===== flow/run.sh =====
#!/bin/bash
# the make line also repeats each setting of config.mk as NAME=value (left out here)
make -C /OpenROAD-flow-scripts/flow DESIGN_CONFIG=/design/flow/config.mk WORK_HOME=/design/flow/orfs CLKGATE_MAP_FILE= finish

===== flow/config.mk =====
export PLATFORM = sky130hd
export DESIGN_NAME = bldc_esc
export DESIGN_NICKNAME = bldc_esc
export VERILOG_FILES = /design/flow/design.v
export SDC_FILE = /design/flow/constraint.sdc
export NUM_CORES = 4
export LEC_CHECK = 0
export CAP_MARGIN = 20
export CORE_MARGIN = 2
export CORE_UTILIZATION = 18
export PLACE_DENSITY = 0.6
export SLEW_MARGIN = 20

===== flow/constraint.sdc =====
create_clock -name core_clock -period 12.0 [get_ports {clk}]
set_input_delay 2.4000 -clock core_clock [delete_from_list [all_inputs] [get_ports {clk}]]
set_output_delay 2.4000 -clock core_clock [all_outputs]
set_load 0.01 [all_outputs]

===== flow/design.v =====
module bldc_esc #(parameter DATA_WIDTH = 16,parameter debounce = 3)(
  input clk,              		 
  input reset,            		 
  input pwm_en,						 
  input encoder_a,  				 
  input encoder_b,  				 
  input [DATA_WIDTH-1:0] pwm_period,	 
  input [DATA_WIDTH-1:0] period_reference,	 
  input [DATA_WIDTH-1:0] Kp_ext, 
  input [DATA_WIDTH-1:0] Ki_ext, 
  input [DATA_WIDTH-1:0] Kd_ext, 
  input override_internal_pid,		 
  output reg motor_positive,   		 
  output reg motor_negative 			 
);
  reg motor_pwm;
  reg [DATA_WIDTH-1:0] pwm_counter;
  reg [DATA_WIDTH-1:0] pwm_duty_cycle;
  reg [1:0]encoder_state;
  reg [1:0]prev_encoder_state;
  reg [1:0]pwm_direction;
  reg [DATA_WIDTH-1:0] period_speed ; 
  reg [DATA_WIDTH-1:0] speed_ctr;
  reg [DATA_WIDTH-1:0] Kp ;
  reg [DATA_WIDTH-1:0] Ki ;
  reg [DATA_WIDTH-1:0] Kd ;
  reg signed[DATA_WIDTH-1:0] error;
  reg signed[(DATA_WIDTH)-1:0] integral;
  reg signed[DATA_WIDTH-1:0] derivative;
  reg signed [(DATA_WIDTH)-1:0] pid_output;
  reg signed[DATA_WIDTH-1:0] previous_error;
  reg [2:0] encoder_a_shift_reg;
  reg encoder_a_reg;
  reg [2:0] encoder_b_shift_reg;
  reg encoder_b_reg;
 always @(posedge clk or posedge reset) begin
    if (reset) begin
        integral <= 16'b0;
        pwm_counter <= {DATA_WIDTH{1'b0}};
        encoder_state <= 2'b0;
        prev_encoder_state <= 2'b0;
        pwm_direction<=2'b00;
        motor_positive<=1'b0;
        motor_negative<=1'b0;
        Kp <= 16'd1;
        Ki <= 16'd0;
        Kd <= 16'd0;
        speed_ctr<={DATA_WIDTH{1'b0}};
        previous_error <= {DATA_WIDTH{1'b0}};
        error<=8'b0;
        period_speed <= 16'b0;
        pid_output <= 16'b0;
        derivative <= 16'b0;
        pwm_duty_cycle <= 16'b0;
        motor_pwm <= 1'b0;
        encoder_a_shift_reg <= 3'b0;
        encoder_a_reg <= 1'b0;
        encoder_b_shift_reg <= 3'b0;
        encoder_b_reg <= 1'b0;
    end 
    else begin
        encoder_a_shift_reg <= {encoder_a_shift_reg[debounce-2:0],encoder_a};
        if (encoder_a_shift_reg == {debounce{1'b0}} || encoder_a_shift_reg == {debounce{1'b1}})begin
            encoder_a_reg <= encoder_a_shift_reg[0];
        end
        encoder_b_shift_reg <= {encoder_b_shift_reg[debounce-2:0],encoder_b};
        if (encoder_b_shift_reg == {debounce{1'b0}} || encoder_b_shift_reg == {debounce{1'b1}})begin
            encoder_b_reg <= encoder_b_shift_reg[0];
        end
        pid_output <= Kp * error + Ki * integral + Kd * derivative;	 
        if(pid_output<1) begin			 
			pwm_duty_cycle<=pwm_period;
		end 
		else if (pid_output>pwm_period) begin	 
			pwm_duty_cycle<=1;
		end 
		else begin
			pwm_duty_cycle<= pid_output;	 
		end
        derivative <= error - previous_error;
        if (integral + error > 2047) begin  
            integral <= 2047;  
        end 
        else if (integral + error < -2048) begin
            integral <= -2048; 
        end 
        else begin
            integral <= integral + error;  
        end
        previous_error<=error;
        error <= period_reference - period_speed;
        motor_pwm <= (pwm_counter < pwm_duty_cycle) & pwm_en;  
        if (pwm_counter == pwm_period) begin
            pwm_counter <= 16'd0;
        end
        else begin
            pwm_counter <= pwm_counter + 1;
        end
        encoder_state <= {encoder_a_reg, encoder_b_reg};
        prev_encoder_state <= encoder_state;
        case ({encoder_state, prev_encoder_state})
            4'b0100, 4'b1101,4'b1011: begin 
                pwm_direction<=2'b10;
            end
            4'b1000,4'b1110,4'b0111: begin 
                pwm_direction<=2'b01;
            end
            4'b1100, 4'b0011, 4'b1001,4'b0110: begin 
                pwm_direction<=2'b00;
            end
            default: begin
                pwm_direction<=pwm_direction; 
            end
        endcase
        if(pwm_en==1'b0)begin
            motor_positive<=1'b0;
            motor_negative<=1'b0;
		end 
		else begin
            case(pwm_direction)
                2'b00: begin
      				if(period_reference>32767) begin  
						motor_positive<=1'b0;
						motor_negative<=motor_pwm;
					end
					else begin
						motor_positive<=motor_pwm;
						motor_negative<=1'b0;
					end
                end 
                2'b01:begin
                    motor_positive<=1'b0;
                    motor_negative<=motor_pwm;
                end
                2'b10:begin
                    motor_positive<=motor_pwm;
                    motor_negative<=1'b0;
                end
                default: begin
                    motor_positive <= 1'b0;
                    motor_negative <= 1'b0;
                end
            endcase
        end
		if(override_internal_pid) begin
			Kp<=Kp_ext;
			Ki<=Ki_ext;
			Kd<=Kd_ext;
		end 
		else begin
			Kp<=Kp;
			Ki<=Ki;
			Kd<=Kd;
		end
      if((prev_encoder_state[0]==1'b0 && encoder_a_reg==1'b1) || speed_ctr==16'h00ff) begin
            period_speed<=speed_ctr;
            speed_ctr<={DATA_WIDTH{1'b0}};
        end else begin
            speed_ctr<=speed_ctr+1;
        end
    end
 end
endmodule

==> run_results.csv, run 1 <==
group,metric,value,unit
outcome,status,"no timing/DRC/antenna violations",
die,die_y,360,microns
sta,slew_violations,0,
worst_setup_path,crit_path_top_delay_cell,"dfrtp_1",
worst_hold_path,worst_hold_path.endpoint,"encoder_b_shift_reg[1]$_DFF_PP0_",
synthesis,synth_chip_area,0.0228,sq mm
clock_tree,numCtsBuffers,27,
synthesis,yosysWarnings,1,
die,core-area,0.126,sq mm
detailed_routing,viasPerCell,3.84,
global_routing,grt_pass1_wl,97.2,mm
worst_setup_path,critPathMaxFanout,15,
worst_setup_path,critPathBufInv,5,
worst_setup_path,critical-path-top-delay-family,"adder cells",
global_routing,grt_max_degree,110,
worst_setup_path,critPathArrivalTime,7760,ps
clock_tree,post_cts_buffers,0,
global_routing,track_usage,9.66,%
clock_tree,clockBufferDepth,3,
sta,finalClockPeriodUsage,60.4,%
synthesis,largest_area_cell,"fa_1",
synthesis,yosys.stat.seqShare,23.1,%
synthesis,synthXorXnorAreaFrac,7.05,%
job,drv_cap,0,
clock_tree,ctsHtreeMaxLevel,1,
synthesis,netlist_area,0.0228,sq mm
worst_setup_path,worstSetupEndpointType,"register",
synthesis,most_common_cell,"inv_1",
die,die-area,0.129,sq mm
sta,worstMarginPinSlew,910,ps
detailed_routing,n_antenna_cell,0,
worst_hold_path,hold_path.startpoint,"encoder_b_shift_reg[0]$_DFF_PP0_",
detailed_routing,drtIter0Drc,890,
placement,gp_congestion,0.920,
placement,port_buffers,87,
synthesis,avgSynthCellArea,9.62,sq um
worst_setup_path,worst_setup_path_start_kind,"register",
layout,final_util,21.1,%
job,warning_count,28,
clock_tree,clock-sinks,210,
clock_tree,ctsResizeCount,0,
global_routing,overflow,0,
worst_setup_path,critPathKind,"register to register",
die,fp_util,18.1,%
die,rows,130,
worst_setup_path,crit_chain,"and2_1, fa_1, fa_1, inv_1, fa_1, inv_1, ha_1, fa_1, fa_1, fa_1, fa_1, inv_1, fa_1, inv_1, ha_1, inv_1, o21bai_1, a21oi_1, o21bai_1, a21oi_1, o21ai_0, o41ai_1, xnor2_1",
layout,comb_area,0.0154,sq mm
clock_tree,cts-root-buf,"clkbuf_16",
worst_setup_path,max_stage_delay,680,ps
global_routing,antenna_found_initial,0,
worst_setup_path,crit_end,"pid_output[15]$_DFF_PP0_",
detailed_routing,via_count,15700,
sta,min_period,7250,ps
clock_tree,clkSlewWorstSetupHoldPaths,70,ps
synthesis,async_flop_share,100,%
sta,rsz0062_at_grt,"false",
worst_setup_path,cp.depth,23,
synthesis,synthTopCellsByCount,"492 x inv_1, 291 x fa_1, 266 x and2_1",
synthesis,synth_cell_types,60,
sta,setup_tns,0,ps
sta,setup-violations-final,0,
worst_setup_path,timing.rr.end,"pid_output[15]$_DFF_PP0_",
detailed_routing,dr.pass1.iters,5,
global_routing,grt_pass1_vias,16600,
die,dieWidth,360,microns
worst_setup_path,reg2reg_depth,23,
sta,hold_viol,0,
worst_setup_path,crit_path_frequent_cell,"fa_1",
worst_hold_path,min_path_cells,0,
worst_setup_path,rr_startpoint,"Kd[2]$_DFFE_PP0P_",
synthesis,top_cell_area_share,25.6,%
synthesis,ys_sh_mux,2.47,%
worst_hold_path,hold_path_class,"register to register",
synthesis,synthesis.instances,2364,
synthesis,ys_sh_adder,37.4,%
synthesis,synthTopLogicFamily,"adder cells",
layout,nets,3015,
detailed_routing,drc_errors,0,
layout,syn_to_final_growth,16.3,%
detailed_routing,drtAntennaViolNets,0,
die,ios,88,
clock_tree,cts_tree,"built",
detailed_routing,wl_per_cell,15.2,microns
synthesis,aoi_share,5.54,%
clock_tree,clk_latency,600,ps
layout,regArea,0.00526,sq mm
synthesis,syn-num-nets,2956,
sta,max_freq,0.138,GHz
synthesis,numSynthFlops,210,
synthesis,simple_gate_share,15.1,%
synthesis,edf_count,0,
worst_setup_path,cp.required,12510,ps
synthesis,ys.flop_type,"dfrtp_1",
sta,skew,30.8,ps
worst_setup_path,startpoint,"Kd[2]$_DFFE_PP0P_",
synthesis,area_leaders,"fa_1 26%, dfrtp_1 23%, ha_1 12%",
synthesis,synth_stat.cells,2364,
clock_tree,holdBufCountCts,0,
detailed_routing,wl,62.2,mm
worst_setup_path,r2r_slack,4750,ps
placement,dp_hpwl,50.2,mm
layout,final.fill_count,13800,
sta,slew_headroom,39.3,%
==> layout make-up <==
type                       instances  share of cell area, %
clock buffer                      33                   2.79
clock inverter                    17                  0.752
inverter                         492                   7.01
multi-input combinational       1597                   58.3
sequential                       210                   19.9
tap                             1650                   7.80
timing repair buffer              95                   3.50
==> metrics by stage <==
step	cell area (sq um)	hold WS, ps	setup slack, ps	cells
6_report	26500	374	4750	4094
4_1_cts	26400	377	4820	4094
3_5_place_dp	25500	362	4820	4044
5_1_grt	26500	394	4430	4094
2_1_floorplan	22800	354	3870	2364
3_3_place_gp	25500	361	4870	4044
==> metal layers <==
metal | track usage (%) | up-vias | wire (microns)
met2 | 16.4 | 359 | 29600
met4 | 3.09 | 0 | 2120
met3 | 1.65 | 95 | 3220
li1 | - | 7388 | -
met5 | 0 | - | 0
met1 | 12.4 | 7878 | 27200
==> run 2, diff against run 1 <==
- CORE_UTILIZATION: 18 -> 66
- CTS_CLUSTER_SIZE: default -> 35
- clock period: 12.0 -> 4.49 ns (I/O delays scaled with it)
==> run 2 against run 1 <==
  * The layout now fails its checks (negative setup slack)
  * Hold slack improved by 4.7 ps
  * Clock skew down 12 ps
  * First-iteration DRC count is 21% higher
  * Via count increased by 8.4%
  * Critical path type unchanged
  * Critical endpoint unchanged
==> run_results.csv, run 2 <==
group,metric,value,unit
clock_tree,clock-sinks,210,
sta,max_freq,0.149,GHz
die,ios,88,
die,dieWidth,190,microns
synthesis,simple_gate_share,15.1,%
placement,dp_slack,-2370,ps
clock_tree,ctsHtreeMaxLevel,1,
synthesis,edf_count,0,
worst_setup_path,r2r_slack,-2210,ps
global_routing,antenna_found_initial,0,
global_routing,use_met2,56.2,%
worst_setup_path,crit_path_frequent_cell,"fa_1",
clock_tree,clkSlewWorstSetupHoldPaths,70,ps
synthesis,synthTopLogicFamily,"adder cells",
sta,rsz0062_at_grt,"true",
synthesis,ys_sh_adder,37.4,%
worst_setup_path,critPathKind,"register to register",
sta,setup_ws,-2210,ps
die,die_y,190,microns
layout,regArea,0.00530,sq mm
worst_setup_path,timing.rr.end,"pid_output[15]$_DFF_PP0_",
synthesis,ys.flop_type,"dfrtp_1",
synthesis,area_leaders,"fa_1 26%, dfrtp_1 23%, ha_1 12%",
detailed_routing,drc_errors,0,
synthesis,avgSynthCellArea,9.62,sq um
job,warning_count,33,
detailed_routing,dr.pass1.iters,5,
detailed_routing,via_count,17000,
worst_setup_path,startpoint,"error[5]$_DFF_PP0_",
layout,syn_to_final_growth,19.5,%
synthesis,syn-num-nets,2956,
synthesis,synthTopCellsByCount,"492 x inv_1, 291 x fa_1, 266 x and2_1",
outcome,status,"failed layout checks",
sta,hold_ws,379,ps
synthesis,synth_chip_area,0.0228,sq mm
worst_hold_path,worst_hold_path.endpoint,"encoder_b_shift_reg[1]$_DFF_PP0_",
synthesis,most_common_cell,"inv_1",
worst_setup_path,worst_setup_path_start_kind,"register",
die,die-area,0.0360,sq mm
worst_setup_path,critPathMaxFanout,6,
synthesis,netlist_area,0.0228,sq mm
layout,final.fill_count,2185,
sta,skew,18.7,ps
synthesis,ys_sh_mux,2.47,%
placement,dp_hpwl,47.9,mm
sta,slew_headroom,48.1,%
layout,fin_area,0.0272,sq mm
synthesis,async_flop_share,100,%
worst_setup_path,crit_chain,"buf_6, and2_4, fa_2, fa_1, inv_2, fa_1, inv_1, fa_1, inv_1, fa_1, inv_1, fa_1, fa_2, fa_1, inv_1, fa_1, inv_2, ha_4, and3_4, a21oi_4, o21ai_4, o41ai_2, xnor2_1",
worst_setup_path,critical-path-top-delay-family,"adder cells",
sta,min_period,6700,ps
sta,hold_viol,0,
synthesis,top_cell_area_share,25.6,%
detailed_routing,drtIter0Drc,1081,
worst_setup_path,cp.depth,23,
worst_setup_path,max_stage_delay,560,ps
synthesis,yosysWarnings,1,
synthesis,numSynthFlops,210,
detailed_routing,wl_per_cell,19.6,microns
placement,placed_area,0.0256,sq mm
sta,worstMarginPinSlew,758,ps
synthesis,aoi_share,5.54,%
worst_setup_path,cp.required,4930,ps
synthesis,synth_stat.cells,2364,
synthesis,yosys.stat.seqShare,23.1,%
global_routing,track_usage,34.5,%
layout,nets,3225,
placement,port_buffers,87,
synthesis,synthesis.instances,2364,
worst_setup_path,critPathArrivalTime,7140,ps
placement,gp_congestion,0.959,
detailed_routing,n_antenna_cell,0,
detailed_routing,viasPerCell,5.50,
global_routing,grt.met3_usage,6.60,%
sta,slew_violations,0,
worst_setup_path,reg2reg_depth,23,
job,drv_cap,0,
clock_tree,cts_tree,"built",
global_routing,met1_usage,46.4,%
global_routing,top_usage_layer,"met2",
clock_tree,clk_latency,560,ps
worst_hold_path,hold_path_class,"register to register",
clock_tree,clockBufferDepth,3,
outcome,so_faults,"negative setup slack",
die,fp_util,67.5,%
synthesis,synth_cell_types,60,
worst_setup_path,crit_end,"pid_output[15]$_DFF_PP0_",
global_routing,overflow,0,
sta,setup-violations-final,12,
global_routing,grt_max_degree,104,
layout,comb_area,0.0160,sq mm
die,rows,67,
worst_hold_path,hold_path.startpoint,"encoder_b_shift_reg[0]$_DFF_PP0_",
global_routing,grt_pass1_wl,95.4,mm
worst_setup_path,rr_startpoint,"error[5]$_DFF_PP0_",
detailed_routing,wl,60.6,mm
die,core-area,0.0337,sq mm
worst_hold_path,min_path_cells,0,
worst_setup_path,worstSetupEndpointType,"register",
clock_tree,numCtsBuffers,25,
global_routing,grt_pass1_vias,18200,
worst_setup_path,critPathBufInv,7,
detailed_routing,drtAntennaViolNets,0,
synthesis,synthXorXnorAreaFrac,7.05,%
worst_setup_path,crit_path_top_delay_cell,"fa_1",
sta,finalClockPeriodUsage,149,%
synthesis,largest_area_cell,"fa_1",
clock_tree,cts-root-buf,"clkbuf_16",
-- run 2: cell type report --
| cell class | count | area share (%) |
|---|---|---|
| Clock inverter | 5 | 0.345 |
| Timing Repair Buffer | 307 | 9.89 |
| Inverter | 492 | 6.82 |
| Sequential cell | 210 | 19.5 |
| Tap cell | 448 | 2.06 |
| Multi-Input combinational cell | 1597 | 58.8 |
| Clock buffer | 39 | 2.64 |
-- run 2: repair_timing --
item                                    4_1_cts  5_1_grt
resized                                      93       60
buffers inserted                             13       15
pin swaps                                    48       58
endpoints found under the setup margin       13       13
hold buffers                                  0        0
-- run 2: routing by layer --
layer	vias up	routed length, microns
li1	7800	-
met1	8528	25000
met2	577	28500
met3	130	4360
met4	0	2690
met5	-	0
-- run 2: per-stage QoR --
step	std cells	setup TNS, ps	utilization [%]
2_1_floorplan	2364	-15930	-
5_1_grt	3098	-21810	80.7
3_3_place_gp	3029	-19470	76.0
4_1_cts	3086	-19320	79.6
6_report	3098	-20180	80.7
3_5_place_dp	3029	-20450	76.0
==> run 3, diff against run 2 <==
- CELL_PAD_IN_SITES_DETAIL_PLACEMENT: default -> 2
- CELL_PAD_IN_SITES_GLOBAL_PLACEMENT: default -> 2
- CORE_ASPECT_RATIO: default -> 0.89
- CORE_MARGIN: 2 -> 6
- CORE_UTILIZATION: 66 -> 28
- CTS_CLUSTER_DIAMETER: default -> 103
- CTS_CLUSTER_SIZE: 35 -> default
- GPL_ROUTABILITY_DRIVEN: default -> 1
- HOLD_SLACK_MARGIN: default -> -0.04
- MAX_ROUTING_LAYER: default -> met5
- MIN_ROUTING_LAYER: default -> met2
- PLACE_DENSITY: 0.6 -> default
- PLACE_DENSITY_LB_ADDON: default -> 0.15
- SETUP_SLACK_MARGIN: default -> 1.2
- TNS_END_PERCENT: default -> 55
- clock period: 4.49 -> 4.24 ns (I/O delays scaled with it)
==> run 3 against run 2 <==
  * The layout still fails its checks (negative setup slack)
  * Hold slack improved by 5.9 ps
  * Critical path depth shrank 1
  * Die area rose by 150%
  * Register-to-register slack got worse by 300 ps
  * Non-clock buffer count is 41 higher
  * Synthesized area did not move
  * Largest cell class unchanged
  * Highest routed layer is now met5
==> run_results.csv, run 3 <==
group,metric,value,unit
synthesis,async_flop_share,100,%
synthesis,yosys.stat.seqShare,23.1,%
detailed_routing,viasPerCell,6.25,
sta,hold_viol,0,
die,core-area,0.0803,sq mm
worst_setup_path,crit_path_frequent_cell,"fa_1",
worst_setup_path,rr_startpoint,"integral[3]$_DFF_PP0_",
synthesis,numSynthFlops,210,
global_routing,grt_pass1_vias,30200,
synthesis,edf_count,0,
sta,setup_ws,-2510,ps
clock_tree,clock-sinks,210,
global_routing,overflow,0,
worst_setup_path,critPathMaxFanout,4,
die,die-area,0.0882,sq mm
die,rows,98,
clock_tree,clk_latency,640,ps
synthesis,area_leaders,"fa_1 26%, dfrtp_1 23%, ha_1 12%",
layout,final_util,35.9,%
sta,slew_violations,0,
worst_setup_path,critical-path-top-delay-family,"adder cells",
placement,dp_hpwl,65.2,mm
worst_setup_path,worst_setup_path_start_kind,"register",
worst_setup_path,critPathKind,"register to register",
detailed_routing,drc_errors,0,
worst_setup_path,crit_end,"pid_output[15]$_DFF_PP0_",
sta,finalClockPeriodUsage,159,%
sta,min_period,6750,ps
worst_setup_path,crit_path_top_delay_cell,"fa_1",
synthesis,synthTopCellsByCount,"492 x inv_1, 291 x fa_1, 266 x and2_1",
detailed_routing,dr.pass1.iters,5,
placement,dp_slack,-2690,ps
worst_setup_path,timing.rr.end,"pid_output[15]$_DFF_PP0_",
global_routing,grt_max_degree,97,
worst_setup_path,r2r_slack,-2510,ps
placement,gp_congestion,0.905,
synthesis,ys_sh_adder,37.4,%
synthesis,aoi_share,5.54,%
worst_setup_path,max_stage_delay,630,ps
clock_tree,numCtsBuffers,28,
sta,setup-violations-final,13,
die,ios,88,
sta,skew,75.4,ps
clock_tree,cts_tree,"built",
worst_hold_path,hold_path.startpoint,"encoder_a_shift_reg[0]$_DFF_PP0_",
synthesis,ys_sh_mux,2.47,%
detailed_routing,wl,81.0,mm
global_routing,track_usage,27.4,%
worst_setup_path,worstSetupEndpointType,"register",
sta,rsz0062_at_grt,"true",
worst_setup_path,startpoint,"integral[3]$_DFF_PP0_",
synthesis,simple_gate_share,15.1,%
worst_hold_path,min_path_cells,0,
worst_setup_path,cp.depth,22,
global_routing,grt_pass1_wl,124,mm
synthesis,synthXorXnorAreaFrac,7.05,%
synthesis,most_common_cell,"inv_1",
synthesis,synth_cell_types,60,
worst_hold_path,hold_path_class,"register to register",
detailed_routing,wl_per_cell,21.6,microns
synthesis,largest_area_cell,"fa_1",
placement,port_buffers,87,
synthesis,syn-num-nets,2956,
synthesis,synth_chip_area,0.0228,sq mm
layout,nets,3269,
clock_tree,clkSlewWorstSetupHoldPaths,60,ps
outcome,so_faults,"negative setup slack",
synthesis,avgSynthCellArea,9.62,sq um
die,fp_util,28.3,%
clock_tree,clockBufferDepth,3,
synthesis,yosysWarnings,1,
detailed_routing,drtAntennaViolNets,0,
worst_setup_path,crit_chain,"buf_4, nand2_1, fa_1, inv_1, fa_1, inv_1, fa_1, fa_1, fa_1, fa_1, fa_1, inv_1, fa_1, inv_1, fa_1, xnor2_1, xnor2_1, xnor2_1, xnor2_1, xnor2_1, xnor2_2, xnor2_1",
clock_tree,ctsHtreeMaxLevel,1,
sta,worstMarginPinSlew,946,ps
worst_setup_path,critPathArrivalTime,7230,ps
global_routing,antenna_found_initial,0,
sta,slew_headroom,36.8,%
worst_setup_path,reg2reg_depth,22,
layout,syn_to_final_growth,26.8,%
die,dieWidth,314,microns
synthesis,netlist_area,0.0228,sq mm
outcome,status,"failed layout checks",
detailed_routing,via_count,23400,
job,warning_count,29,
worst_setup_path,critPathBufInv,5,
layout,final.fill_count,8622,
worst_setup_path,cp.required,4720,ps
job,drv_cap,0,
synthesis,top_cell_area_share,25.6,%
detailed_routing,drtIter0Drc,1753,
die,die_y,281,microns
synthesis,synthTopLogicFamily,"adder cells",
synthesis,synth_stat.cells,2364,
clock_tree,cts-root-buf,"clkbuf_16",
clock_tree,holdBufCountCts,0,
worst_hold_path,worst_hold_path.endpoint,"encoder_a_shift_reg[1]$_DFF_PP0_",
sta,max_freq,0.148,GHz
synthesis,synthesis.instances,2364,
synthesis,ys.flop_type,"dfrtp_1",
-- run 3: what timing repair did --
action                     4_1_cts  5_1_grt
setup endpoints to repair       36       46
cloned                           2        0
resized                        166       75
setup buffers                   33       10
pin swaps                       79       64
-- run 3: layout make-up --
cell class / count / area (sq um) / area share, %
multi-input cells: 1597 / 16300 / 56.5
repair buffers: 348 / 3170 / 11.0
inverters: 492 / 1850 / 6.42
well taps: 1050 / 1310 / 4.56
clock buffers: 39 / 802 / 2.78
diodes: 1 / 2.50 / 0.00868
flip-flops and latches: 210 / 5290 / 18.3
clock inverters: 8 / 101 / 0.351
-- run 3: metal layers --
| layer | wire [microns] | track usage (%) |
|---|---|---|
| met5 | 492 | 5.21 |
| met4 | 2740 | 2.59 |
| met3 | 33600 | 38.8 |
| met2 | 44100 | 33.3 |
| met1 | 0 | - |
-- run 3: per-stage QoR --
step           TNS, ps  cell area [sq um]  hold WS, ps  instances
2_1_floorplan   -20000              22900          354       2364
3_3_place_gp    -24590              26500          369       3652
3_5_place_dp    -25890              26500          371       3652
4_1_cts         -23440              28400          385       3734
5_1_grt         -25760              28800          398       3744
6_report        -23330              28800          385       3745
==> run 4, diff against run 3 <==
- ABC_AREA: default -> 1
- CELL_PAD_IN_SITES_DETAIL_PLACEMENT: 2 -> default
- CELL_PAD_IN_SITES_GLOBAL_PLACEMENT: 2 -> default
- CORE_ASPECT_RATIO: 0.89 -> default
- CORE_MARGIN: 6 -> 2
- CORE_UTILIZATION: 28 -> 72
- CTS_CLUSTER_DIAMETER: 103 -> default
- CTS_CLUSTER_SIZE: default -> 41
- GPL_ROUTABILITY_DRIVEN: 1 -> default
- HOLD_SLACK_MARGIN: -0.04 -> default
- MAX_ROUTING_LAYER: met5 -> default
- MIN_ROUTING_LAYER: met2 -> default
- PLACE_DENSITY_LB_ADDON: 0.15 -> 0.28
- SETUP_SLACK_MARGIN: 1.2 -> default
- TNS_END_PERCENT: 55 -> default
- clock period: 4.24 -> 5.67 ns (I/O delays scaled with it)
==> run 4 against run 3 <==
  * The layout still fails its checks (negative setup slack)
  * Die area decreased by 61%
  * Largest cell class unchanged
  * Cell count decreased by 2.5%
  * Via count down 13%
  * Clock skew fell by 43 ps
  * Critical endpoint is now pid_output[12]$_DFF_PP0_
  * Setup slack improved by 1100 ps
  * Register-to-register slack improved by 1100 ps
==> run_results.csv, run 4 <==
group,metric,value,unit
outcome,status,"failed layout checks",
outcome,so_faults,"negative setup slack",
clock_tree,cts_tree,"built",
die,die_y,186,microns
detailed_routing,via_count,20500,
synthesis,synthTopLogicFamily,"adder cells",
clock_tree,clkSlewWorstSetupHoldPaths,70,ps
die,ios,88,
synthesis,syn-num-nets,3526,
worst_hold_path,hold_path_class,"register to register",
sta,skew,32.4,ps
layout,syn_to_final_growth,17.6,%
synthesis,synthesis.instances,2934,
worst_setup_path,crit_chain,"nand2_1, inv_1, fa_1, fa_1, inv_1, fa_1, fa_1, inv_1, fa_1, fa_1, fa_1, fa_1, inv_2, fa_1, inv_2, ha_4, nand2_4, nor3_4, nor2_2, o21ai_2, buf_4, buf_4, xor2_1",
synthesis,synthXorXnorAreaFrac,4.32,%
worst_setup_path,crit_path_frequent_cell,"fa_1",
detailed_routing,drtAntennaViolNets,0,
layout,final_util,86.1,%
sta,slew_headroom,44.1,%
clock_tree,clock-sinks,210,
die,core-area,0.0326,sq mm
detailed_routing,wl_per_cell,19.4,microns
synthesis,synth_chip_area,0.0239,sq mm
synthesis,ys_sh_mux,2.31,%
global_routing,grt_pass1_vias,21400,
synthesis,synth_stat.cells,2934,
clock_tree,clockBufferDepth,3,
synthesis,netlist_area,0.0239,sq mm
detailed_routing,n_antenna_cell,0,
synthesis,area_leaders,"fa_1 24%, dfrtp_1 22%, inv_1 14%",
synthesis,async_flop_share,100,%
placement,gp_congestion,0.970,
global_routing,track_usage,40.9,%
synthesis,synth_cell_types,60,
worst_hold_path,min_path_cells,0,
worst_setup_path,crit_path_top_delay_cell,"fa_1",
die,die-area,0.0346,sq mm
worst_setup_path,cp.required,6100,ps
clock_tree,cts-root-buf,"clkbuf_16",
worst_setup_path,r2r_slack,-1420,ps
global_routing,grt_max_degree,122,
detailed_routing,wl,70.9,mm
detailed_routing,viasPerCell,5.61,
worst_setup_path,critPathBufInv,7,
worst_setup_path,worstSetupEndpointType,"register",
sta,min_period,7090,ps
detailed_routing,drtIter0Drc,2127,
job,drv_cap,0,
sta,slew_violations,0,
synthesis,ys.flop_type,"dfrtp_1",
sta,worstMarginPinSlew,838,ps
synthesis,most_common_cell,"inv_1",
sta,finalClockPeriodUsage,125,%
clock_tree,holdBufCountCts,0,
synthesis,synthTopCellsByCount,"861 x inv_1, 670 x nand2_1, 291 x fa_1",
worst_setup_path,max_stage_delay,570,ps
global_routing,antenna_found_initial,0,
worst_setup_path,worst_setup_path_start_kind,"register",
synthesis,yosysWarnings,1,
detailed_routing,drc_errors,0,
worst_setup_path,critPathMaxFanout,8,
synthesis,ys_sh_adder,35.7,%
global_routing,overflow,0,
worst_setup_path,reg2reg_depth,23,
worst_setup_path,rr_startpoint,"derivative[2]$_DFF_PP0_",
clock_tree,numCtsBuffers,25,
worst_setup_path,startpoint,"derivative[2]$_DFF_PP0_",
worst_setup_path,cp.depth,23,
sta,max_freq,0.141,GHz
synthesis,aoi_share,4.42,%
die,fp_util,73.2,%
synthesis,simple_gate_share,16.0,%
worst_setup_path,timing.rr.end,"pid_output[12]$_DFF_PP0_",
worst_setup_path,critPathKind,"register to register",
synthesis,largest_area_cell,"fa_1",
worst_setup_path,critPathArrivalTime,7520,ps
synthesis,top_cell_area_share,24.4,%
worst_hold_path,worst_hold_path.endpoint,"encoder_state[1]$_DFF_PP0_",
die,dieWidth,186,microns
sta,setup-violations-final,11,
synthesis,yosys.stat.seqShare,22.0,%
worst_setup_path,critical-path-top-delay-family,"adder cells",
placement,dp_hpwl,52.1,mm
sta,hold_viol,0,
layout,nets,3781,
sta,setup_ws,-1420,ps
global_routing,grt_pass1_wl,109,mm
placement,dp_slack,-1120,ps
clock_tree,clk_latency,580,ps
synthesis,numSynthFlops,210,
worst_hold_path,hold_path.startpoint,"encoder_a_reg$_DFFE_PP0P_",
synthesis,edf_count,0,
sta,rsz0062_at_grt,"true",
synthesis,avgSynthCellArea,8.14,sq um
detailed_routing,dr.pass1.iters,6,
clock_tree,ctsHtreeMaxLevel,1,
layout,final.fill_count,1727,
job,warning_count,31,
worst_setup_path,crit_end,"pid_output[12]$_DFF_PP0_",
die,rows,66,
placement,port_buffers,87,
==> run 4: final cells by class <==
cell class / instances / area [sq um] / area share [%]
multi-input cells: 1765 / 15400 / 54.9
inverters: 874 / 3280 / 11.7
clock inverters: 15 / 156 / 0.557
clock buffers: 31 / 688 / 2.45
well taps: 442 / 553 / 1.97
flip-flops and latches: 210 / 5290 / 18.8
repair buffers: 313 / 2690 / 9.58
==> run 4: metrics by stage <==
step                instances  instance area [sq um]  hold WS, ps  setup TNS (ps)
finish                   3650                  28100          385           -9600
global route             3650                  28100          408          -10810
CTS                      3637                  27800          385           -6930
detailed placement       3573                  26600          360           -7910
global placement         3573                  26600          359           -6860
floorplan                2934                  24100          354           -4330
==> run 4: repair_timing <==
action	4_1_cts	5_1_grt
pin swaps	21	30
resized	50	55
setup buffers	18	13
endpoints found under the setup margin	11	11
hold endpoints to repair	0	0
==> run 4: per-layer routing <==
metal,track usage [%],vias up,part of all wire [%]
met4,20.1,0,6.2
met5,0,-,0
li1,-,9102,-
met2,67.8,1118,47
met3,7.81,308,9.2
met1,51.9,9939,38
==> run 5, diff against run 4 <==
- CORE_UTILIZATION: 72 -> 68
- CTS_CLUSTER_SIZE: 41 -> 98
- PLACE_DENSITY: default -> 0.6
- PLACE_DENSITY_LB_ADDON: 0.28 -> default
- TNS_END_PERCENT: default -> 10
- clock period: 5.67 -> 4.87 ns (I/O delays scaled with it)
==> run 5 against run 4 <==
  * Still fails the layout checks on negative setup slack
  * Maximum frequency up 6.2%
  * Setup slack got worse by 380 ps
  * Via count shrank 5.0%
  * Synthesized area is the same
  * Critical path type unchanged
  * Critical endpoint is now pid_output[15]$_DFF_PP0_
==> run_results.csv, run 5 <==
group,metric,value,unit
layout,nets,3765,
detailed_routing,wl_per_cell,17.2,microns
synthesis,async_flop_share,100,%
outcome,so_faults,"negative setup slack",
job,drv_cap,0,
die,dieWidth,191,microns
detailed_routing,viasPerCell,5.33,
die,die-area,0.0366,sq mm
outcome,status,"failed layout checks",
sta,slew_headroom,42.1,%
die,die_y,191,microns
die,core-area,0.0345,sq mm
global_routing,grt_pass1_wl,102,mm
synthesis,ys_sh_mux,2.31,%
detailed_routing,met1_length,25.8,mm
die,rows,68,
detailed_routing,dr.pass1.iters,6,
synthesis,ys_sh_adder,35.7,%
sta,setup_ws,-1810,ps
worst_setup_path,max_stage_delay,570,ps
synthesis,yosys.stat.seqShare,22.0,%
layout,fin_area,0.0279,sq mm
worst_hold_path,hold_path.startpoint,"encoder_b_reg$_DFFE_PP0P_",
clock_tree,clockBufferDepth,3,
detailed_routing,wl,62.6,mm
worst_setup_path,critPathArrivalTime,7130,ps
synthesis,area_leaders,"fa_1 24%, dfrtp_1 22%, inv_1 14%",
placement,dp_hpwl,50.7,mm
worst_setup_path,worstSetupEndpointType,"register",
synthesis,synthXorXnorAreaFrac,4.32,%
placement,gp_congestion,0.966,
detailed_routing,n_antenna_cell,0,
clock_tree,clk_latency,560,ps
worst_hold_path,worst_hold_path.endpoint,"encoder_state[0]$_DFF_PP0_",
worst_setup_path,worst_setup_path_start_kind,"register",
die,fp_util,69.1,%
synthesis,aoi_share,4.42,%
sta,worstMarginPinSlew,868,ps
worst_setup_path,critPathKind,"register to register",
detailed_routing,via_count,19400,
clock_tree,clkSlewWorstSetupHoldPaths,70,ps
die,ios,88,
synthesis,largest_area_cell,"fa_1",
synthesis,syn-num-nets,3526,
sta,rsz0062_at_grt,"true",
synthesis,synth_cell_types,60,
synthesis,numSynthFlops,210,
synthesis,synthesis.instances,2934,
worst_setup_path,crit_chain,"buf_6, nand2_2, fa_1, inv_2, fa_1, inv_1, fa_1, inv_1, fa_1, inv_2, fa_1, fa_1, fa_1, inv_1, fa_1, inv_2, fa_2, inv_2, ha_4, nand4_1, o311ai_2, inv_1, nand2_1, nand2_1",
sta,setup-violations-final,12,
synthesis,synth_chip_area,0.0239,sq mm
global_routing,overflow,0,
synthesis,yosysWarnings,1,
worst_setup_path,crit_path_frequent_cell,"fa_1",
synthesis,synthTopCellsByCount,"861 x inv_1, 670 x nand2_1, 291 x fa_1",
sta,slew_violations,0,
placement,port_buffers,87,
detailed_routing,drc_errors,0,
worst_setup_path,critPathBufInv,9,
sta,max_freq,0.150,GHz
worst_hold_path,min_path_cells,0,
worst_setup_path,timing.rr.end,"pid_output[15]$_DFF_PP0_",
job,warning_count,31,
clock_tree,cts-root-buf,"clkbuf_16",
worst_setup_path,crit_end,"pid_output[15]$_DFF_PP0_",
synthesis,top_cell_area_share,24.4,%
sta,skew,16.1,ps
synthesis,simple_gate_share,16.0,%
detailed_routing,drtIter0Drc,1345,
synthesis,edf_count,0,
clock_tree,numCtsBuffers,25,
placement,placed_area,0.0266,sq mm
sta,min_period,6680,ps
synthesis,synth_stat.cells,2934,
worst_setup_path,critPathMaxFanout,5,
detailed_routing,route.met2.wl,29.9,mm
global_routing,grt_pass1_vias,20300,
detailed_routing,highest_layer,"met4",
worst_setup_path,reg2reg_depth,24,
synthesis,netlist_area,0.0239,sq mm
worst_setup_path,rr_startpoint,"error[5]$_DFF_PP0_",
detailed_routing,route.met3.wl,4.23,mm
global_routing,antenna_found_initial,0,
synthesis,ys.flop_type,"dfrtp_1",
synthesis,synthTopLogicFamily,"adder cells",
global_routing,grt_max_degree,81,
worst_setup_path,startpoint,"error[5]$_DFF_PP0_",
synthesis,avgSynthCellArea,8.14,sq um
clock_tree,clock-sinks,210,
clock_tree,ctsHtreeMaxLevel,1,
clock_tree,cts_tree,"built",
worst_setup_path,cp.required,5320,ps
sta,finalClockPeriodUsage,137,%
worst_setup_path,r2r_slack,-1810,ps
detailed_routing,drtAntennaViolNets,0,
worst_setup_path,critical-path-top-delay-family,"adder cells",
synthesis,most_common_cell,"inv_1",
worst_setup_path,crit_path_top_delay_cell,"fa_1",
global_routing,track_usage,35.7,%
worst_setup_path,cp.depth,24,
layout,syn_to_final_growth,16.8,%
clock_tree,holdBufCountCts,0,
worst_hold_path,hold_path_class,"register to register",
sta,hold_viol,0,
==> run 5: final cells by class <==
type / count / area [sq um]
Clock buffer: 30 / 694
Clock inverter: 16 / 190
Fill cell: 2306 / 6660
Inverter: 874 / 3280
Multi-Input combinational cell: 1765 / 15300
Sequential cell: 210 / 5280
Tap cell: 455 / 569
Timing Repair Buffer: 297 / 2560
==> run 5: repair_timing <==
| action | in CTS | in global routing |
|---|---|---|
| gates resized | 38 | 44 |
| buffers inserted | 5 | 6 |
| pin swaps | 25 | 41 |
| endpoints found under the setup margin | 12 | 12 |
==> run 5: metal layers <==
layer	GRT usage [%]	vias to the layer above
li1	-	9090
met1	48.2	9518
met2	59.4	675
met3	4.19	156
met4	13.5	0
met5	0	-
==> run 5: stage by stage <==
stage	util (%)	hold slack (ps)	TNS, ps	std cells	setup slack, ps
after global routing	80.7	390	-17560	3647	-2020
final	80.7	383	-15080	3647	-1810
after CTS	80.2	385	-15100	3640	-1750
after global placement	77.0	364	-16010	3589	-1900
after floorplan	-	354	-13930	2934	-1800
after detailed placement	77.0	363	-16650	3589	-1970
==> run 6, diff against run 5 <==
- ABC_AREA: 1 -> default
- CORE_UTILIZATION: 68 -> 22
- CTS_CLUSTER_SIZE: 98 -> default
- TNS_END_PERCENT: 10 -> default
- clock period: 4.87 -> 8.27 ns (I/O delays scaled with it)
==> run 6 against run 5 <==
  * Die area rose to 2.9 times the previous value
  * Now clean on timing, DRC and antenna
  * Design area shrank 6.3%
  * Cell count grew 4.6%
==> run_results.csv, run 6 <==
group,metric,value,unit
synthesis,netlist_area,0.0228,sq mm
job,drv_cap,0,
detailed_routing,dr.pass1.iters,5,
synthesis,edf_count,0,
sta,min_period,7140,ps
sta,slew_violations,0,
detailed_routing,drc_errors,0,
placement,gp_congestion,0.906,
sta,skew,17.2,ps
clock_tree,ctsHtreeMaxLevel,1,
placement,port_buffers,87,
sta,setup_tns,0,ps
synthesis,top_cell_area_share,25.6,%
worst_setup_path,critPathArrivalTime,7580,ps
synthesis,synthXorXnorAreaFrac,7.05,%
layout,final.fill_count,11000,
layout,final_util,25.6,%
synthesis,yosys.stat.seqShare,23.1,%
synthesis,synthesis.instances,2364,
layout,syn_to_final_growth,14.8,%
worst_hold_path,hold_path_class,"register to register",
synthesis,ys_sh_mux,2.47,%
sta,setup-violations-final,0,
clock_tree,numCtsBuffers,26,
worst_setup_path,critPathMaxFanout,13,
synthesis,ys.flop_type,"dfrtp_1",
placement,placed_area,0.0252,sq mm
worst_setup_path,worst_setup_path_start_kind,"register",
detailed_routing,drtAntennaViolNets,0,
worst_hold_path,min_path_cells,0,
synthesis,yosysWarnings,1,
clock_tree,post_cts_buffers,0,
die,ios,88,
worst_setup_path,startpoint,"error[6]$_DFF_PP0_",
clock_tree,ctsResizeCount,0,
detailed_routing,via_count,15600,
worst_setup_path,reg2reg_depth,23,
clock_tree,clock-sinks,210,
layout,fin_area,0.0261,sq mm
detailed_routing,wl,59.7,mm
synthesis,aoi_share,5.54,%
worst_setup_path,critical-path-top-delay-family,"adder cells",
synthesis,ys_sh_adder,37.4,%
synthesis,synthTopCellsByCount,"492 x inv_1, 291 x fa_1, 266 x and2_1",
worst_setup_path,cp.required,8710,ps
sta,finalClockPeriodUsage,86.3,%
synthesis,largest_area_cell,"fa_1",
global_routing,antenna_found_initial,0,
die,core-area,0.102,sq mm
detailed_routing,drtIter0Drc,758,
global_routing,grt_max_degree,80,
placement,dp_hpwl,48.4,mm
synthesis,syn-num-nets,2956,
synthesis,synth_stat.cells,2364,
worst_hold_path,hold_path.startpoint,"encoder_b_shift_reg[0]$_DFF_PP0_",
synthesis,numSynthFlops,210,
placement,dp_slack,1140,ps
layout,regArea,0.00526,sq mm
synthesis,synth_chip_area,0.0228,sq mm
synthesis,most_common_cell,"inv_1",
outcome,status,"no timing/DRC/antenna violations",
clock_tree,clockBufferDepth,3,
worst_setup_path,crit_end,"pid_output[15]$_DFF_PP0_",
global_routing,grt_pass1_wl,94.6,mm
die,dieWidth,326,microns
worst_setup_path,cp.depth,23,
global_routing,track_usage,11.4,%
sta,setup_ws,1130,ps
worst_hold_path,worst_hold_path.endpoint,"encoder_b_shift_reg[1]$_DFF_PP0_",
sta,hold_viol,0,
clock_tree,cts_tree,"built",
sta,max_freq,0.140,GHz
synthesis,simple_gate_share,15.1,%
sta,slew_headroom,37.6,%
synthesis,async_flop_share,100,%
die,die_y,326,microns
clock_tree,clk_latency,590,ps
layout,nets,3015,
die,fp_util,22.3,%
sta,rsz0062_at_grt,"false",
clock_tree,clkSlewWorstSetupHoldPaths,60,ps
clock_tree,holdBufCountCts,0,
worst_setup_path,critPathBufInv,6,
worst_setup_path,max_stage_delay,710,ps
synthesis,synthTopLogicFamily,"adder cells",
sta,worstMarginPinSlew,913,ps
detailed_routing,wl_per_cell,15.7,microns
synthesis,avgSynthCellArea,9.62,sq um
global_routing,grt_pass1_vias,16400,
worst_setup_path,r2r_slack,1130,ps
worst_setup_path,crit_path_frequent_cell,"fa_1",
global_routing,overflow,0,
worst_setup_path,crit_path_top_delay_cell,"dfrtp_1",
worst_setup_path,critPathKind,"register to register",
die,die-area,0.106,sq mm
synthesis,area_leaders,"fa_1 26%, dfrtp_1 23%, ha_1 12%",
die,rows,117,
worst_setup_path,crit_chain,"nand2_1, fa_1, inv_1, fa_1, inv_1, fa_1, inv_1, fa_1, inv_1, fa_1, fa_1, fa_1, inv_1, fa_1, inv_1, fa_1, xnor2_1, xnor2_1, xnor2_1, xnor2_1, xnor2_1, xnor2_1, xnor2_1",
worst_setup_path,rr_startpoint,"error[6]$_DFF_PP0_",
synthesis,synth_cell_types,60,
layout,comb_area,0.0154,sq mm
clock_tree,cts-root-buf,"clkbuf_16",
worst_setup_path,worstSetupEndpointType,"register",
job,warning_count,26,
detailed_routing,viasPerCell,4.10,
worst_setup_path,timing.rr.end,"pid_output[15]$_DFF_PP0_",
[run 6: routing by layer]
metal,vias up,part of all wire (%),GRT usage (%)
li1,7394,-,-
met4,0,3.6,4.01
met5,-,0,0
met2,333,47,18.8
met3,92,4.4,1.64
met1,7817,45,15.0
[run 6: cell type report]
class / count / share of cell area, %
Tap cell: 1368 / 6.55
Clock inverter: 14 / 0.901
Antenna cell: 2 / 0.0192
Timing Repair Buffer: 96 / 3.57
Inverter: 492 / 7.10
Sequential cell: 210 / 20.1
Multi-Input combinational cell: 1597 / 59.0
Clock buffer: 34 / 2.72
[run 6: through the flow]
| stage | instances | hold slack (ps) |
|---|---|---|
| finish | 3813 | 372 |
| global route | 3811 | 396 |
| CTS | 3811 | 375 |
| detailed placement | 3763 | 360 |
| global placement | 3763 | 358 |
| floorplan | 2364 | 354 |
==> run 7, diff against run 6 <==
- CORE_UTILIZATION: 22 -> 40
- clock period: 8.27 -> 8.23 ns (I/O delays scaled with it)
==> run 7 against run 6 <==
  * Still clean on timing, DRC and antenna
  * Synthesized area unchanged
  * Largest cell class unchanged
  * Via count increased by 0.22%
  * Hold slack better by 9.1 ps
==> run_results.csv, run 7 <==
group,metric,value,unit
global_routing,grt_max_degree,149,
global_routing,grt_pass1_vias,16900,
clock_tree,numCtsBuffers,26,
synthesis,avgSynthCellArea,9.62,sq um
detailed_routing,dr.pass1.iters,5,
worst_setup_path,timing.rr.end,"pid_output[15]$_DFF_PP0_",
synthesis,async_flop_share,100,%
job,drv_cap,0,
synthesis,netlist_area,0.0228,sq mm
synthesis,ys.flop_type,"dfrtp_1",
placement,gp_congestion,0.936,
worst_hold_path,hold_path_class,"register to register",
worst_setup_path,critPathBufInv,7,
die,die-area,0.0588,sq mm
synthesis,yosysWarnings,1,
layout,syn_to_final_growth,11.0,%
worst_hold_path,hold_path.startpoint,"encoder_a_shift_reg[0]$_DFF_PP0_",
synthesis,synthesis.instances,2364,
layout,nets,3016,
synthesis,synthXorXnorAreaFrac,7.05,%
synthesis,yosys.stat.seqShare,23.1,%
synthesis,synth_chip_area,0.0228,sq mm
clock_tree,clock-sinks,210,
die,core-area,0.0563,sq mm
worst_setup_path,r2r_slack,970,ps
sta,finalClockPeriodUsage,88.2,%
clock_tree,ctsHtreeMaxLevel,1,
detailed_routing,wl_per_cell,17.8,microns
detailed_routing,wl,56.8,mm
worst_setup_path,crit_path_frequent_cell,"fa_1",
synthesis,simple_gate_share,15.1,%
synthesis,aoi_share,5.54,%
clock_tree,cts_tree,"built",
placement,port_buffers,87,
worst_setup_path,crit_end,"pid_output[15]$_DFF_PP0_",
sta,rsz0062_at_grt,"false",
worst_setup_path,rr_startpoint,"error[3]$_DFF_PP0_",
worst_setup_path,crit_path_top_delay_cell,"dfrtp_1",
sta,setup_ws,973,ps
die,die_y,242,microns
sta,setup-violations-final,0,
synthesis,synth_stat.cells,2364,
synthesis,most_common_cell,"inv_1",
worst_hold_path,worst_hold_path.endpoint,"encoder_a_shift_reg[1]$_DFF_PP0_",
detailed_routing,viasPerCell,4.90,
job,warning_count,29,
synthesis,synthTopCellsByCount,"492 x inv_1, 291 x fa_1, 266 x and2_1",
worst_setup_path,max_stage_delay,770,ps
detailed_routing,via_count,15700,
clock_tree,holdBufCountCts,0,
worst_setup_path,worst_setup_path_start_kind,"register",
worst_setup_path,critPathKind,"register to register",
placement,dp_slack,1010,ps
worst_setup_path,critical-path-top-delay-family,"adder cells",
worst_hold_path,min_path_cells,0,
clock_tree,clk_latency,580,ps
sta,skew,27.2,ps
worst_setup_path,critPathArrivalTime,7730,ps
outcome,status,"no timing/DRC/antenna violations",
worst_setup_path,crit_chain,"nand2_1, fa_1, inv_1, fa_1, inv_1, fa_1, inv_1, fa_1, inv_1, fa_1, inv_1, fa_1, fa_1, fa_1, inv_1, fa_1, inv_1, ha_1, and3_1, a21oi_1, o21ai_0, o41ai_1, xnor2_1",
synthesis,largest_area_cell,"fa_1",
clock_tree,post_cts_buffers,0,
synthesis,top_cell_area_share,25.6,%
sta,worstMarginPinSlew,874,ps
sta,slew_headroom,41.2,%
worst_setup_path,reg2reg_depth,23,
worst_setup_path,critPathMaxFanout,16,
die,fp_util,40.4,%
synthesis,numSynthFlops,210,
layout,final.fill_count,5445,
worst_setup_path,startpoint,"error[3]$_DFF_PP0_",
detailed_routing,drtAntennaViolNets,0,
global_routing,overflow,0,
clock_tree,cts-root-buf,"clkbuf_16",
sta,max_freq,0.138,GHz
clock_tree,clkSlewWorstSetupHoldPaths,60,ps
placement,dp_hpwl,46.7,mm
sta,setup_tns,0,ps
die,rows,87,
synthesis,ys_sh_adder,37.4,%
sta,min_period,7260,ps
global_routing,antenna_found_initial,0,
synthesis,area_leaders,"fa_1 26%, dfrtp_1 23%, ha_1 12%",
global_routing,track_usage,20.1,%
die,dieWidth,242,microns
worst_setup_path,cp.depth,23,
detailed_routing,drtIter0Drc,675,
worst_setup_path,worstSetupEndpointType,"register",
synthesis,edf_count,0,
synthesis,synthTopLogicFamily,"adder cells",
die,ios,88,
detailed_routing,drc_errors,0,
sta,slew_violations,0,
synthesis,syn-num-nets,2956,
synthesis,synth_cell_types,60,
sta,hold_viol,0,
clock_tree,clockBufferDepth,3,
worst_setup_path,cp.required,8700,ps
clock_tree,ctsResizeCount,0,
synthesis,ys_sh_mux,2.47,%
global_routing,grt_pass1_wl,92.9,mm
[run 7: metrics by stage]
stage	area (sq um)	utilization, %	instances	hold slack, ps
after floorplan	22800	-	2364	354
after global placement	24400	43.4	3152	361
after detailed placement	24400	43.4	3152	375
after CTS	25200	44.9	3200	388
after global routing	25300	44.9	3200	410
final	25300	44.9	3201	382
[run 7: cell type report]
cell class                 count  area, sq um  area share (%)
tap                          756          946            3.74
clock buffer                  40          773            3.06
timing repair buffer          97          941            3.72
multi-input combinational   1597        15400            61.0
sequential                   210         5260            20.8
antenna                        1         2.50         0.00990
inverter                     492         1860            7.36
clock inverter                 8         71.3           0.282
[run 7: metal layers]
layer,part of all wire (%),routed length (microns),GRT usage [%]
met5,0,0,0
met4,2.7,1520,5.16
met3,2.9,1670,2.18
met2,52,29400,36.6
met1,43,24200,25.2
==> run 8, diff against run 7 <==
- CORE_UTILIZATION: 40 -> 70
- clock period: 8.23 -> 6.17 ns (I/O delays scaled with it)
==> run 8 against run 7 <==
  * Now fails the layout checks on negative setup slack
  * Clock-buffer cell count is 6 lower
  * Cell count is 3.6% lower
  * Synthesized cell count stayed put
  * Setup slack worse by 1500 ps
  * Register-to-register slack worse by 1500 ps
  * Critical endpoint unchanged
==> run_results.csv, run 8 <==
group,metric,value,unit
clock_tree,clock-sinks,210,
detailed_routing,drc_errors,0,
synthesis,synth_cell_types,60,
worst_setup_path,crit_end,"pid_output[15]$_DFF_PP0_",
outcome,status,"failed layout checks",
clock_tree,numCtsBuffers,24,
clock_tree,clockBufferDepth,3,
synthesis,async_flop_share,100,%
detailed_routing,wl_per_cell,18.9,microns
worst_setup_path,worst_setup_path_start_kind,"register",
sta,skew,23.7,ps
sta,setup_ws,-559,ps
worst_setup_path,worstSetupEndpointType,"register",
layout,final.fill_count,1992,
sta,min_period,6730,ps
die,dieWidth,184,microns
synthesis,yosys.stat.seqShare,23.1,%
worst_setup_path,reg2reg_depth,23,
global_routing,grt_pass1_wl,94.6,mm
sta,finalClockPeriodUsage,109,%
synthesis,largest_area_cell,"fa_1",
global_routing,grt_max_degree,140,
job,drv_cap,0,
worst_setup_path,rr_startpoint,"Kd[3]$_DFFE_PP0P_",
placement,gp_congestion,0.967,
placement,dp.cells,3018,
worst_setup_path,r2r_slack,-560,ps
sta,slew_violations,0,
worst_setup_path,cp.depth,23,
detailed_routing,drtIter0Drc,1047,
worst_setup_path,startpoint,"Kd[3]$_DFFE_PP0P_",
sta,setup-violations-final,8,
layout,stdcell_count,3087,
clock_tree,ctsHtreeMaxLevel,1,
synthesis,top_cell_area_share,25.6,%
synthesis,ys_sh_adder,37.4,%
sta,max_freq,0.149,GHz
sta,hold_viol,0,
synthesis,yosysWarnings,1,
worst_setup_path,critPathMaxFanout,6,
global_routing,track_usage,36.3,%
worst_setup_path,cp.required,6610,ps
clock_tree,cts-root-buf,"clkbuf_16",
worst_setup_path,critPathBufInv,6,
synthesis,synthesis.instances,2364,
die,ios,88,
placement,port_buffers,87,
worst_setup_path,timing.rr.end,"pid_output[15]$_DFF_PP0_",
worst_hold_path,min_path_cells,0,
worst_hold_path,hold_path.startpoint,"encoder_b_shift_reg[0]$_DFF_PP0_",
global_routing,overflow,0,
detailed_routing,via_count,17100,
synthesis,avgSynthCellArea,9.62,sq um
worst_setup_path,critical-path-top-delay-family,"adder cells",
die,die-area,0.0340,sq mm
worst_hold_path,worst_hold_path.endpoint,"encoder_b_shift_reg[1]$_DFF_PP0_",
die,fp_util,70.5,%
layout,syn_to_final_growth,17.8,%
global_routing,grt_pass1_vias,18400,
synthesis,aoi_share,5.54,%
sta,worstMarginPinSlew,1020,ps
layout,final_util,83.0,%
detailed_routing,wl,58.2,mm
synthesis,numSynthFlops,210,
layout,nets,3218,
synthesis,synthXorXnorAreaFrac,7.05,%
clock_tree,clkSlewWorstSetupHoldPaths,80,ps
synthesis,synth_stat.cells,2364,
global_routing,antenna_found_initial,3,
worst_setup_path,crit_path_frequent_cell,"fa_1",
synthesis,area_leaders,"fa_1 26%, dfrtp_1 23%, ha_1 12%",
placement,dp_hpwl,47.5,mm
worst_hold_path,hold_path_class,"register to register",
sta,rsz0062_at_grt,"true",
die,die_y,184,microns
synthesis,synthTopLogicFamily,"adder cells",
synthesis,ys.flop_type,"dfrtp_1",
worst_setup_path,critPathArrivalTime,7170,ps
clock_tree,cts_tree,"built",
synthesis,most_common_cell,"inv_1",
synthesis,synth_chip_area,0.0228,sq mm
synthesis,ys_sh_mux,2.47,%
clock_tree,clk_latency,560,ps
synthesis,edf_count,0,
worst_setup_path,crit_path_top_delay_cell,"fa_1",
synthesis,synthTopCellsByCount,"492 x inv_1, 291 x fa_1, 266 x and2_1",
job,warning_count,35,
detailed_routing,viasPerCell,5.55,
synthesis,netlist_area,0.0228,sq mm
die,core-area,0.0323,sq mm
synthesis,simple_gate_share,15.1,%
die,rows,66,
synthesis,syn-num-nets,2956,
sta,slew_headroom,31.9,%
worst_setup_path,max_stage_delay,570,ps
detailed_routing,dr.pass1.iters,7,
outcome,so_faults,"negative setup slack",
worst_setup_path,critPathKind,"register to register",
worst_setup_path,crit_chain,"buf_4, nand2_1, fa_1, inv_1, fa_1, inv_1, fa_1, fa_1, fa_1, fa_1, fa_1, inv_1, fa_1, inv_1, fa_1, xnor2_2, xnor2_2, xnor2_1, xnor2_1, xnor2_1, xnor2_1, buf_4, xnor2_2",
detailed_routing,drtAntennaViolNets,0,
==> run 8: layer usage <==
metal  GRT usage (%)  wire length [microns]  up-vias  share of wire [%]
met5               0                     27        -              0.046
met4            16.3                   2920        4                5.0
met3            7.29                   4350      160                7.5
met2            58.4                  27400      647                 47
met1            48.1                  23600     8528                 40
li1                -                      -     7806                  -
==> run 8: area by class of cell <==
cell class | count | area [sq um] | share of cell area (%)
well taps | 442 | 553 | 2.06
flip-flops and latches | 210 | 5280 | 19.7
inverters | 492 | 1850 | 6.92
diodes | 2 | 5.00 | 0.0187
multi-input cells | 1597 | 15700 | 58.5
clock inverters | 9 | 115 | 0.430
clock buffers | 34 | 708 | 2.64
repair buffers | 301 | 2610 | 9.75
==> run 8: what timing repair did <==
| item | 4_1_cts | 5_1_grt |
|---|---|---|
| buffers inserted | 17 | 7 |
| resized | 40 | 29 |
| endpoints found under the setup margin | 9 | 9 |
| hold buffers | 0 | 0 |
| pin swaps | 21 | 13 |
| cloned | 0 | 0 |
==> run 8: stage by stage <==
stage                     hold slack [ps]  setup TNS [ps]  instance area [sq um]  worst slack [ps]
after floorplan                       354            -507                  23000              -277
after global placement                361           -1790                  25600              -415
after detailed placement              364           -3070                  25600              -716
after CTS                             377           -2260                  26700              -515
after global routing                  391           -3990                  26800              -696
final                                 375           -2290                  26800              -559
==> run 9, diff against run 8 <==
- CELL_PAD_IN_SITES_DETAIL_PLACEMENT: default -> 0
- CORE_ASPECT_RATIO: default -> 1.26
- CORE_UTILIZATION: 70 -> 60
- CTS_CLUSTER_DIAMETER: default -> 103
- GPL_ROUTABILITY_DRIVEN: default -> 1
- MAX_ROUTING_LAYER: default -> met4
- MIN_ROUTING_LAYER: default -> met1
- PLACE_DENSITY: 0.6 -> default
- PLACE_DENSITY_LB_ADDON: default -> 0.15
- SETUP_SLACK_MARGIN: default -> 0.8
- TNS_END_PERCENT: default -> 55
- clock period: 6.17 -> 3.4 ns (I/O delays scaled with it)
==> run 9 against run 8 <==
  * The layout still fails its checks (negative setup slack)
  * Core utilization shrank 8.1 points
  * Synthesized area unchanged
  * Cell count increased by 3.2%
  * Critical path depth rose by 1
  * Design area is 5.2% higher
  * Sequential share of layout area fell by 0.94 points
==> run_results.csv, run 9 <==
group,metric,value,unit
outcome,status,"failed layout checks",
outcome,so_faults,"negative setup slack",
synthesis,yosysWarnings,1,
synthesis,ys_sh_adder,37.4,%
worst_setup_path,crit_path_top_delay_cell,"fa_1",
worst_setup_path,critPathKind,"register to register",
synthesis,simple_gate_share,15.1,%
synthesis,area_leaders,"fa_1 26%, dfrtp_1 23%, ha_1 12%",
sta,finalClockPeriodUsage,194,%
worst_hold_path,hold_path_class,"register to register",
die,die-area,0.0395,sq mm
die,fp_util,60.4,%
sta,skew,33.7,ps
synthesis,synthXorXnorAreaFrac,7.05,%
layout,final_util,74.9,%
synthesis,async_flop_share,100,%
clock_tree,clockBufferDepth,3,
placement,placed_area,0.0257,sq mm
worst_setup_path,worstSetupEndpointType,"register",
synthesis,numSynthFlops,210,
clock_tree,clk_latency,560,ps
sta,setup_ws,-3200,ps
layout,nets,3269,
layout,fin_area,0.0282,sq mm
sta,slew_violations,0,
layout,final.fill_count,2698,
layout,syn_to_final_growth,23.9,%
worst_setup_path,critPathMaxFanout,5,
die,ios,88,
sta,max_freq,0.151,GHz
synthesis,synth_stat.cells,2364,
clock_tree,numCtsBuffers,24,
worst_setup_path,max_stage_delay,570,ps
worst_setup_path,startpoint,"error[3]$_DFF_PP0_",
worst_setup_path,worst_setup_path_start_kind,"register",
synthesis,syn-num-nets,2956,
global_routing,grt_max_degree,68,
clock_tree,cts_tree,"built",
sta,rsz0062_at_grt,"true",
placement,dp_slack,-3420,ps
global_routing,grt_pass1_vias,18800,
global_routing,overflow,0,
worst_hold_path,worst_hold_path.endpoint,"encoder_a_shift_reg[1]$_DFF_PP0_",
detailed_routing,via_count,17100,
worst_setup_path,crit_end,"pid_output[15]$_DFF_PP0_",
synthesis,largest_area_cell,"fa_1",
clock_tree,clock-sinks,210,
worst_setup_path,crit_path_frequent_cell,"fa_1",
job,drv_cap,0,
worst_setup_path,critPathArrivalTime,7080,ps
detailed_routing,viasPerCell,5.38,
die,core-area,0.0376,sq mm
detailed_routing,wl_per_cell,19.5,microns
worst_setup_path,crit_chain,"buf_4, nand2_1, fa_1, inv_1, fa_1, inv_1, fa_1, inv_1, fa_1, inv_1, fa_1, fa_1, fa_1, inv_1, fa_1, inv_1, fa_2, xnor2_2, xnor2_2, xnor2_2, xnor2_1, xnor2_1, xnor2_2, xnor2_1",
placement,dp.cells,3082,
synthesis,ys_sh_mux,2.47,%
job,warning_count,29,
detailed_routing,drc_errors,0,
synthesis,synthesis.instances,2364,
detailed_routing,n_antenna_cell,0,
placement,dp_hpwl,48.7,mm
die,die_y,223,microns
sta,setup-violations-final,25,
synthesis,synthTopCellsByCount,"492 x inv_1, 291 x fa_1, 266 x and2_1",
clock_tree,clkSlewWorstSetupHoldPaths,60,ps
worst_hold_path,hold_path.startpoint,"encoder_a_shift_reg[0]$_DFF_PP0_",
sta,min_period,6600,ps
worst_hold_path,min_path_cells,0,
detailed_routing,drtIter0Drc,768,
worst_setup_path,critPathBufInv,7,
sta,hold_viol,0,
synthesis,edf_count,0,
synthesis,netlist_area,0.0228,sq mm
synthesis,synth_chip_area,0.0228,sq mm
sta,slew_headroom,47.8,%
synthesis,avgSynthCellArea,9.62,sq um
global_routing,track_usage,33.6,%
synthesis,aoi_share,5.54,%
synthesis,synthTopLogicFamily,"adder cells",
detailed_routing,dr.pass1.iters,7,
worst_setup_path,r2r_slack,-3200,ps
synthesis,yosys.stat.seqShare,23.1,%
worst_setup_path,cp.required,3870,ps
worst_setup_path,timing.rr.end,"pid_output[15]$_DFF_PP0_",
clock_tree,cts-root-buf,"clkbuf_16",
placement,gp_congestion,0.989,
die,dieWidth,177,microns
detailed_routing,wl,62.0,mm
global_routing,grt_pass1_wl,98.9,mm
global_routing,antenna_found_initial,0,
worst_setup_path,critical-path-top-delay-family,"adder cells",
## run 9: final cells by class
class | instances | area (sq um) | area share, %
clock buffers | 32 | 671 | 2.38
multi-input cells | 1597 | 16400 | 58.3
repair buffers | 352 | 3180 | 11.3
clock inverters | 12 | 139 | 0.493
well taps | 492 | 616 | 2.18
inverters | 492 | 1860 | 6.59
flip-flops and latches | 210 | 5290 | 18.8
## run 9: per-stage QoR
stage | TNS (ps) | hold WS (ps)
floorplan | -31890 | 354
global placement | -38050 | 371
detailed placement | -38880 | 370
CTS | -35110 | 379
global route | -38910 | 390
finish | -35430 | 382
## run 9: metal layers
metal  vias up  part of all wire (%)  track usage (%)
li1       7904                     -                -
met1      8638                    38             39.5
met2       444                    52             58.0
met3       161                   4.4             3.05
met4         0                   5.7             15.6
met5         -                     0                -
## run 9: timing repair
action / in CTS / in global routing
setup endpoints to repair: 54 / 58
setup buffers: 54 / 6
cloned: 1 / 0
hold endpoints to repair: 0 / 0
gates resized: 222 / 75
pin swaps: 124 / 76
